// uart
module uart #(
    parameter DATA_WIDTH = 8,
    parameter FIFO_DEPTH = 16
) (
    input  logic        clk_i,        
    input  logic        rst_ni,       
    input  logic        stb_i,        
    input  logic [ 1:0] adr_i,        
    input  logic [ 3:0] byte_sel_i,   
    input  logic        we_i,         
    input  logic [31:0] dat_i,        
    output logic [31:0] dat_o,        
    input  logic        uart_rx_i,    
    output logic        uart_tx_o     
);
clock: 2.57 ns
lec_check: 0
abc_area: 1
cap_margin: 0
core_margin: 2
core_utilization: 72
cts_cluster_diameter: 38
cts_cluster_size: 13
gpl_routability_driven: 0
min_routing_layer: met1
place_density_lb_addon: 0.07
setup_slack_margin: 0.34
slew_margin: 20
run.sh (not shown) runs the stock make flow with config.mk's settings and CLKGATE_MAP_FILE=.
The baseline completed with no timing, DRC or antenna violations.
Edit:
==> flow/config.mk (replaced) <==
export PLATFORM = sky130hd
export DESIGN_NAME = uart
export DESIGN_NICKNAME = uart
export VERILOG_FILES = /design/flow/design.v
export SDC_FILE = /design/flow/constraint.sdc
export NUM_CORES = 4
export LEC_CHECK = 0
export ABC_AREA = 1
export CAP_MARGIN = 20
export CORE_MARGIN = 2
export CORE_UTILIZATION = 72
export CTS_CLUSTER_DIAMETER = 400
export CTS_CLUSTER_SIZE = 13
export PLACE_DENSITY_LB_ADDON = 0.07
export SETUP_SLACK_MARGIN = 0.29
export SLEW_MARGIN = 20
What happened: The changed run went through all stages and came out clean; final cell count went down slightly; sequential share of layout area went up by 1.6 points; wire length came out lower by a few percent; fmax is about the same; power falls by roughly a tenth; sequential cell count stays the same; worst hold slack is better by 22 ps; combinational power drops by a few percent.


Starting RTL as in the previous note.
==> flow/design.v (excerpt) <==
module uart #(
    parameter DATA_WIDTH = 8,
    parameter FIFO_DEPTH = 16
) (
    input  logic        clk_i,        
    input  logic        rst_ni,       
    input  logic        stb_i,        
    input  logic [ 1:0] adr_i,        
    input  logic [ 3:0] byte_sel_i,   
    input  logic        we_i,         
    input  logic [31:0] dat_i,        
    output logic [31:0] dat_o,        
    input  logic        uart_rx_i,    
    output logic        uart_tx_o     
);
Settings: LEC_CHECK=0, ABC_AREA=1, CAP_MARGIN=25, CELL_PAD_IN_SITES_GLOBAL_PLACEMENT=0, CORE_ASPECT_RATIO=0.57, CORE_MARGIN=2, CORE_UTILIZATION=22, CTS_CLUSTER_DIAMETER=215, GPL_ROUTABILITY_DRIVEN=0, GPL_TIMING_DRIVEN=1, MAX_ROUTING_LAYER=met4, MIN_ROUTING_LAYER=met1, PLACE_DENSITY_LB_ADDON=0.07, SETUP_SLACK_MARGIN=0.77, SLEW_MARGIN=20, TNS_END_PERCENT=15; clock period 4.57 ns.
Then changed:
==> flow/config.mk (replaced) <==
export PLATFORM = sky130hd
export DESIGN_NAME = uart
export DESIGN_NICKNAME = uart
export VERILOG_FILES = /design/flow/design.v
export SDC_FILE = /design/flow/constraint.sdc
export NUM_CORES = 4
export LEC_CHECK = 0
export ABC_AREA = 1
export CAP_MARGIN = 0
export CORE_MARGIN = 2
export CORE_UTILIZATION = 72
export CTS_CLUSTER_DIAMETER = 178
export CTS_CLUSTER_SIZE = 13
export MIN_ROUTING_LAYER = met1
export PLACE_DENSITY_LB_ADDON = 0.07
export SETUP_SLACK_MARGIN = 0.35
export SLEW_MARGIN = 20
==> flow/constraint.sdc (replaced) <==
create_clock -name core_clock -period 2.57 [get_ports {clk_i}]
set_input_delay 0.5140 -clock core_clock [delete_from_list [all_inputs] [get_ports {clk_i}]]
set_output_delay 0.5140 -clock core_clock [all_outputs]
set_load 0.01 [all_outputs]
- routed wire length went down by about a fifth
- power went up by well over a third
- flip-flop count is unchanged
- critical path depth went up by 2
- via count went up by roughly a tenth
- utilization went up by 59 points
- cell count went down by a quarter to a third
- clock skew barely changes
- synthesized area does not change
Then changed:
==> flow/config.mk (replaced) <==
export PLATFORM = sky130hd
export DESIGN_NAME = uart
export DESIGN_NICKNAME = uart
export VERILOG_FILES = /design/flow/design.v
export SDC_FILE = /design/flow/constraint.sdc
export NUM_CORES = 4
export LEC_CHECK = 0
export ABC_AREA = 1
export CAP_MARGIN = 20
export CORE_MARGIN = 2
export CORE_UTILIZATION = 72
export CTS_CLUSTER_SIZE = 13
export SLEW_MARGIN = 20
Outcome: Wire length is lower by about 5.5%. Worst setup slack loses 120 ps. Global-route usage shrinks by 0.83 points. Hold slack is worse by 70 ps. Combinational power came out lower by about 8%. Design area is lower by 1.2%. Die area is unchanged. Clock skew is about the same. Clock-buffer cell count went down by 1.
Then changed:
--- a/flow/config.mk
+++ b/flow/config.mk
@@ -11,3 +11,5 @@
 export CORE_UTILIZATION = 72
-export CTS_CLUSTER_SIZE = 13
+export CTS_CLUSTER_SIZE = 14
+export PLACE_DENSITY_LB_ADDON = 0.05
+export SETUP_SLACK_MARGIN = 0.74
 export SLEW_MARGIN = 20
The new run ran to the end with violations: negative setup slack.
Design area came out higher by 11%.
Cell count came out higher by 2.9%.
Setup slack got worse by 82 ps.
Wire length came out higher by 35%.
Non-clock buffer count came out higher by 63.
Worst hold slack improved by 57 ps.


uart again, from the RTL that the note above started with.
==> flow/config.mk <==
export PLATFORM = sky130hd
export DESIGN_NAME = uart
export DESIGN_NICKNAME = uart
export VERILOG_FILES = /design/flow/design.v
export SDC_FILE = /design/flow/constraint.sdc
export NUM_CORES = 4
export LEC_CHECK = 0
export ABC_AREA = 1
export CAP_MARGIN = 25
export CORE_ASPECT_RATIO = 1.3
export CORE_MARGIN = 2
export CORE_UTILIZATION = 40
export CTS_CLUSTER_DIAMETER = 215
export MAX_ROUTING_LAYER = met4
export MIN_ROUTING_LAYER = met2
export PLACE_DENSITY_LB_ADDON = 0.07
export SETUP_SLACK_MARGIN = 0.77
export SLEW_MARGIN = 20
==> flow/constraint.sdc <==
create_clock -name core_clock -period 4.57 [get_ports {clk_i}]
set_input_delay 0.9140 -clock core_clock [delete_from_list [all_inputs] [get_ports {clk_i}]]
set_output_delay 0.9140 -clock core_clock [all_outputs]
set_load 0.01 [all_outputs]
Next try:
==> flow/config.mk (replaced) <==
export PLATFORM = sky130hd
export DESIGN_NAME = uart
export DESIGN_NICKNAME = uart
export VERILOG_FILES = /design/flow/design.v
export SDC_FILE = /design/flow/constraint.sdc
export NUM_CORES = 4
export LEC_CHECK = 0
export ABC_AREA = 1
export CAP_MARGIN = 20
export CORE_MARGIN = 2
export CORE_UTILIZATION = 72
export CTS_CLUSTER_SIZE = 74
export SLEW_MARGIN = 20
==> flow/constraint.sdc (replaced) <==
create_clock -name core_clock -period 5.3 [get_ports {clk_i}]
set_input_delay 1.0600 -clock core_clock [delete_from_list [all_inputs] [get_ports {clk_i}]]
set_output_delay 1.0600 -clock core_clock [all_outputs]
set_load 0.01 [all_outputs]
Combinational power shrinks by about 15%.
Cell count came out lower by 11%.
Setup slack is better by 0.77 ns.
Worst hold slack improved by 0.0034 ns.
Power falls by 18%.
Sequential share of layout area rises by 1.4 points.
Via count is lower by about 24%.
Next try:
--- a/flow/config.mk
+++ b/flow/config.mk
@@ -8 +7,0 @@
-export ABC_AREA = 1
@@ -11,2 +10,2 @@
-export CORE_UTILIZATION = 72
-export CTS_CLUSTER_SIZE = 74
+export CORE_UTILIZATION = 42
+export PLACE_DENSITY = 0.6
==> flow/constraint.sdc (replaced) <==
create_clock -name core_clock -period 4.63 [get_ports {clk_i}]
set_input_delay 0.9260 -clock core_clock [delete_from_list [all_inputs] [get_ports {clk_i}]]
set_output_delay 0.9260 -clock core_clock [all_outputs]
set_load 0.01 [all_outputs]
The changed run produced a clean layout. Setup slack gets worse by 1.7 ns. Sequential share of layout area rose by 0.20 points. Power is higher by roughly a tenth. Hold slack is better by 0.0098 ns. Design area falls slightly. Via count drops by a quarter to a third. Area after synthesis goes down by a few percent. Clock skew increases by 0.0078 ns.
Next try:
--- a/flow/config.mk
+++ b/flow/config.mk
@@ -7,0 +8 @@
+export ABC_AREA = 1
@@ -10 +11,2 @@
-export CORE_UTILIZATION = 42
+export CORE_UTILIZATION = 72
+export CTS_CLUSTER_DIAMETER = 397
==> flow/constraint.sdc (replaced) <==
create_clock -name core_clock -period 2.62 [get_ports {clk_i}]
set_input_delay 0.5240 -clock core_clock [delete_from_list [all_inputs] [get_ports {clk_i}]]
set_output_delay 0.5240 -clock core_clock [all_outputs]
set_load 0.01 [all_outputs]
Effect:
- area after synthesis increases by 2.8%
- clock skew stays flat
- wire length increases by 19%
- total power increases by 83%
- global-route usage increases by 15 points
- worst setup slack is worse by 0.24 ns
- clock-buffer cell count decreases by 9


Starting RTL as in the previous note.
make LEC_CHECK=0 ABC_AREA=1 CAP_MARGIN=0 CORE_MARGIN=2 CORE_UTILIZATION=69 CTS_CLUSTER_DIAMETER=123 MIN_ROUTING_LAYER=met1 PLACE_DENSITY_LB_ADDON=0.07 SETUP_SLACK_MARGIN=0.39 SLEW_MARGIN=20 finish   # period 2.57 ns
Change:
CAP_MARGIN = 40   (was 0)
CORE_UTILIZATION = 72   (was 69)
CTS_CLUSTER_DIAMETER = 396   (was 123)
CTS_CLUSTER_SIZE = 13   (was not set)
SETUP_SLACK_MARGIN = 0.37   (was 0.39)
The changed run went through all stages and came out clean.
Final area falls by 1.9%.
Die size fell by 4.1%.
Total power decreases by 4.3%.
Area after synthesis stays the same.
Synthesized cell count stays the same.
Worst setup slack is worse by 5.9 ps.
Worst hold slack is worse by 6.9 ps.
Change:
CAP_MARGIN = 0   (was 40)
CTS_CLUSTER_DIAMETER = 38   (was 396)
CTS_CLUSTER_SIZE = 100   (was 13)
GPL_ROUTABILITY_DRIVEN = 0   (was not set)
SETUP_SLACK_MARGIN = 0.76   (was 0.37)
- The new run completed and failed the layout checks on negative setup slack
- power climbs by 21%
- flip-flop count does not change
- sequential share of layout area came out lower by 4.7 points
- die area does not change
- register-to-register slack got worse by 610 ps
- maximum frequency is lower by 20%
- clock skew came out higher by 15 ps
Power figures rest on the tool's default switching activity, not on a simulated workload.
